Setup of job 5613:
==> flow/design.v (excerpt) <==
module ALU_ft (
    input              clk,
    input              rst,
    input      [31:0]  A,
    input      [31:0]  B,
    input      [2:0]   ALUControl,
    output reg [31:0]  Result,
    output reg         Zero,
    output reg         Carry,
    output reg         OverFlow,
    output reg         Negative,
    output reg         fault_detected_out
);
Size in the first run: about 2000 cells after synthesis, about 100 flip-flops, about 110 I/O pins, ~13000 um^2 of cells after synthesis.
export LEC_CHECK = 0
export ABC_AREA = 1
export CAP_MARGIN = 15
export CORE_MARGIN = 2
export CORE_UTILIZATION = 72
export CTS_CLUSTER_DIAMETER = 188
export CTS_CLUSTER_SIZE = 95
export PLACE_DENSITY = 0.82
export SETUP_SLACK_MARGIN = -0.3
export SLEW_MARGIN = 30
export TNS_END_PERCENT = 5
create_clock -name core_clock -period 3.14 [get_ports {clk}]
run.sh (not shown) runs the stock make flow with config.mk's settings and CLKGATE_MAP_FILE=.
Job 5613 did not finish; a tool error ended it in global routing (5_1_grt).
### job 5613 -> job 3119
- removing PLACE_DENSITY (formerly 0.82)
- removing ABC_AREA (formerly 1)
- removing TNS_END_PERCENT (formerly 5)
- changing CAP_MARGIN from 15 to 30
- removing CTS_CLUSTER_SIZE (formerly 95)
- changing CORE_UTILIZATION from 72 to 65
- removing SETUP_SLACK_MARGIN (formerly -0.3)
- removing CTS_CLUSTER_DIAMETER (formerly 188)
- changing the clock period (ns, I/O delays scaled along) from 3.14 to 4.7
==> results <==
Although it ran to completion, job 3119 produced a layout that fails the final checks because of negative setup slack.
Post-synthesis instance total in job 3119 vs job 5613: down 23%
In job 3119, the vertical extent of the die came out about 7% above the value in job 5613.
Number of gates resized after cts (job 3119 / job 5613): 0.72
Job 3119 gives more total cell area at the placement stage than job 5613 did.
Job 3119 — number of standard cells reported by yosys 474 lower, job 5613 as reference
Between job 3119 and job 5613, the post-CTS setup repair buffer count does not differ in any meaningful way.
Measured against each other, job 5613 and job 3119 differ in die area, the lower figure coming from job 5613.
The inputs of job 3923 differ from those of job 3119 as listed below.
- a change of CORE_UTILIZATION from 65 to 40
- a change of the clock period (ns, I/O delays scaled along) from 4.7 to 6.0
==> comparison <==
- Job 3923: no failed stages, no open violations at the end
- Post-layout total power delta (job 3923 − job 3119): favourable
- Job 3923 vs job 3119, worst setup slack went up by 920 ps.
- Summary of job 3923 over job 3119: delay of the slowest critical-path stage moved up; area of all placed cells without fillers decreased by 11% relative to the old numbers; total via count in the routed design lower.


The RTL this note starts from:
==> flow/design.v <==
module ALU(
    input [31:0] A, B,
    input [2:0] ALUControl,
    output Carry, OverFlow, Zero, Negative,
    output [31:0] Result
);
    wire [31:0] B_inv;
    wire [32:0] Sum_result;
    wire is_sub;
    assign is_sub = (ALUControl == 3'b001);
    assign B_inv = is_sub ? ~B : B;
    assign Sum_result = A + B_inv + is_sub;
    reg [31:0] Result_reg;
    reg Cout_reg, OverFlow_reg;
    always @(*) begin
        Result_reg = 32'h0;
        Cout_reg = 1'b0;
        OverFlow_reg = 1'b0;
        case (ALUControl)
            3'b000: begin  
                Result_reg = Sum_result[31:0];
                Cout_reg = Sum_result[32];
                OverFlow_reg = (A[31] == B[31]) && (Result_reg[31] != A[31]);
            end
            3'b001: begin  
                Result_reg = Sum_result[31:0];
                Cout_reg = Sum_result[32];
                OverFlow_reg = (A[31] != B[31]) && (Result_reg[31] != A[31]);
            end
            3'b010: Result_reg = A & B;    
            3'b011: Result_reg = A | B;    
            3'b100: Result_reg = A ^ B;    
            3'b101: Result_reg = ($signed(A) < $signed(B)) ? 32'b1 : 32'b0;  
            3'b110: Result_reg = A << B[4:0];  
            3'b111: Result_reg = A >> B[4:0];  
            default: Result_reg = 32'h0;
        endcase
    end
    assign Result   = Result_reg;
    assign Zero     = (Result_reg == 32'b0);
    assign Negative = Result_reg[31];
    assign Carry    = Cout_reg;
    assign OverFlow = OverFlow_reg;
endmodule
`timescale 1ns / 1ps
module ALU_ft (
    input              clk,
    input              rst,
    input      [31:0]  A,
    input      [31:0]  B,
    input      [2:0]   ALUControl,
    output reg [31:0]  Result,
    output reg         Zero,
    output reg         Carry,
    output reg         OverFlow,
    output reg         Negative,
    output reg         fault_detected_out
);
    wire [31:0] alu_res;
    wire alu_z, alu_c, alu_v, alu_n;
    ALU u_alu (
        .A(A),
        .B(B),
        .ALUControl(ALUControl),
        .Result(alu_res),
        .Zero(alu_z),
        .Carry(alu_c),
        .OverFlow(alu_v),
        .Negative(alu_n)
    );
    reg [31:0] res_t1;
    reg [31:0] res_t2;
    localparam STAGE1 = 2'b00;
    localparam STAGE2 = 2'b01;
    localparam STAGE3 = 2'b10;
    reg [1:0] state;
    always @(posedge clk or negedge rst) begin
        if (!rst) begin
            state              <= STAGE1;
            fault_detected_out <= 1'b0;
            res_t1             <= 32'b0;
            res_t2             <= 32'b0;
            Result             <= 32'b0;
            Zero               <= 1'b0;
            Carry              <= 1'b0;
            OverFlow           <= 1'b0;
            Negative           <= 1'b0;
        end
        else begin
            case (state)
                STAGE1: begin
                    res_t1 <= alu_res;           
                    fault_detected_out <= 1'b0;
                    state <= STAGE2;
                end
                STAGE2: begin
                    res_t2 <= alu_res;           
                    if (res_t2 == res_t1) begin
                        Result   <= alu_res;
                        Zero     <= alu_z;
                        Carry    <= alu_c;
                        OverFlow <= alu_v;
                        Negative <= alu_n;
                        state    <= STAGE1;
                    end
                    else begin
                        fault_detected_out <= 1'b1;
                        state <= STAGE3;
                    end
                end
                STAGE3: begin
                    Result   <= alu_res;
                    Zero     <= alu_z;
                    Carry    <= alu_c;
                    OverFlow <= alu_v;
                    Negative <= alu_n;
                    state <= STAGE1;
                end
            endcase
        end
    end
endmodule
export LEC_CHECK = 0
export ABC_AREA = 1
export CAP_MARGIN = 0
export CORE_MARGIN = 2
export CORE_UTILIZATION = 72
export CTS_CLUSTER_DIAMETER = 298
export CTS_CLUSTER_SIZE = 100
export HOLD_SLACK_MARGIN = 0.28
export PLACE_DENSITY = 0.37
export SLEW_MARGIN = 30
export TNS_END_PERCENT = 10
create_clock -name core_clock -period 3.31 [get_ports {clk}]
The first run ended with an error in 5_1_grt on GRT-0116.
Then changed:
- ABC_AREA: 1 -> default
- CAP_MARGIN: 0 -> 30
- CORE_UTILIZATION: 72 -> 63
- CTS_CLUSTER_DIAMETER: 298 -> 332
- HOLD_SLACK_MARGIN: 0.28 -> default
- PLACE_DENSITY: 0.37 -> default
- TNS_END_PERCENT: 10 -> default
- clock period: 3.31 -> 6.0 ns (I/O delays scaled with it)
With this change the flow produced a clean layout. Synthesized cell count shrinks by 23%. Die size grows by 18%. Area after synthesis grows by 3.8%.
Then changed:
- CORE_UTILIZATION: 63 -> 25
- CTS_CLUSTER_DIAMETER: 332 -> default
- CTS_CLUSTER_SIZE: 100 -> default
- clock period: 6.0 -> 5.66 ns (I/O delays scaled with it)
After rerunning: Design area rises by 6.9%. Via count came out lower by 3.4%. Sequential cell count does not change. Clock skew is about the same. Die size rises by 150%. Total power came out higher by 8.5%. Clock power fell by 4.0%. Setup slack gets better by 17 ps.
Then changed:
- CELL_PAD_IN_SITES_GLOBAL_PLACEMENT: default -> 0
- CORE_UTILIZATION: 25 -> 65
- MAX_ROUTING_LAYER: default -> met4
- PLACE_DENSITY: default -> 0.62
- clock period: 5.66 -> 4.96 ns (I/O delays scaled with it)
=> The new run produced a layout that fails on negative setup slack. Non-clock buffer count climbs by 131. Die size came out lower by 61%. Cell count is lower by 12%. Cell area goes up by 6.4%. Wire length rose by 3.1%. Combinational power climbs by 36%. Global-route usage is higher by 34 points. Power is higher by 30%.
No activity file was given, so power comes from the tool's default toggle rates.
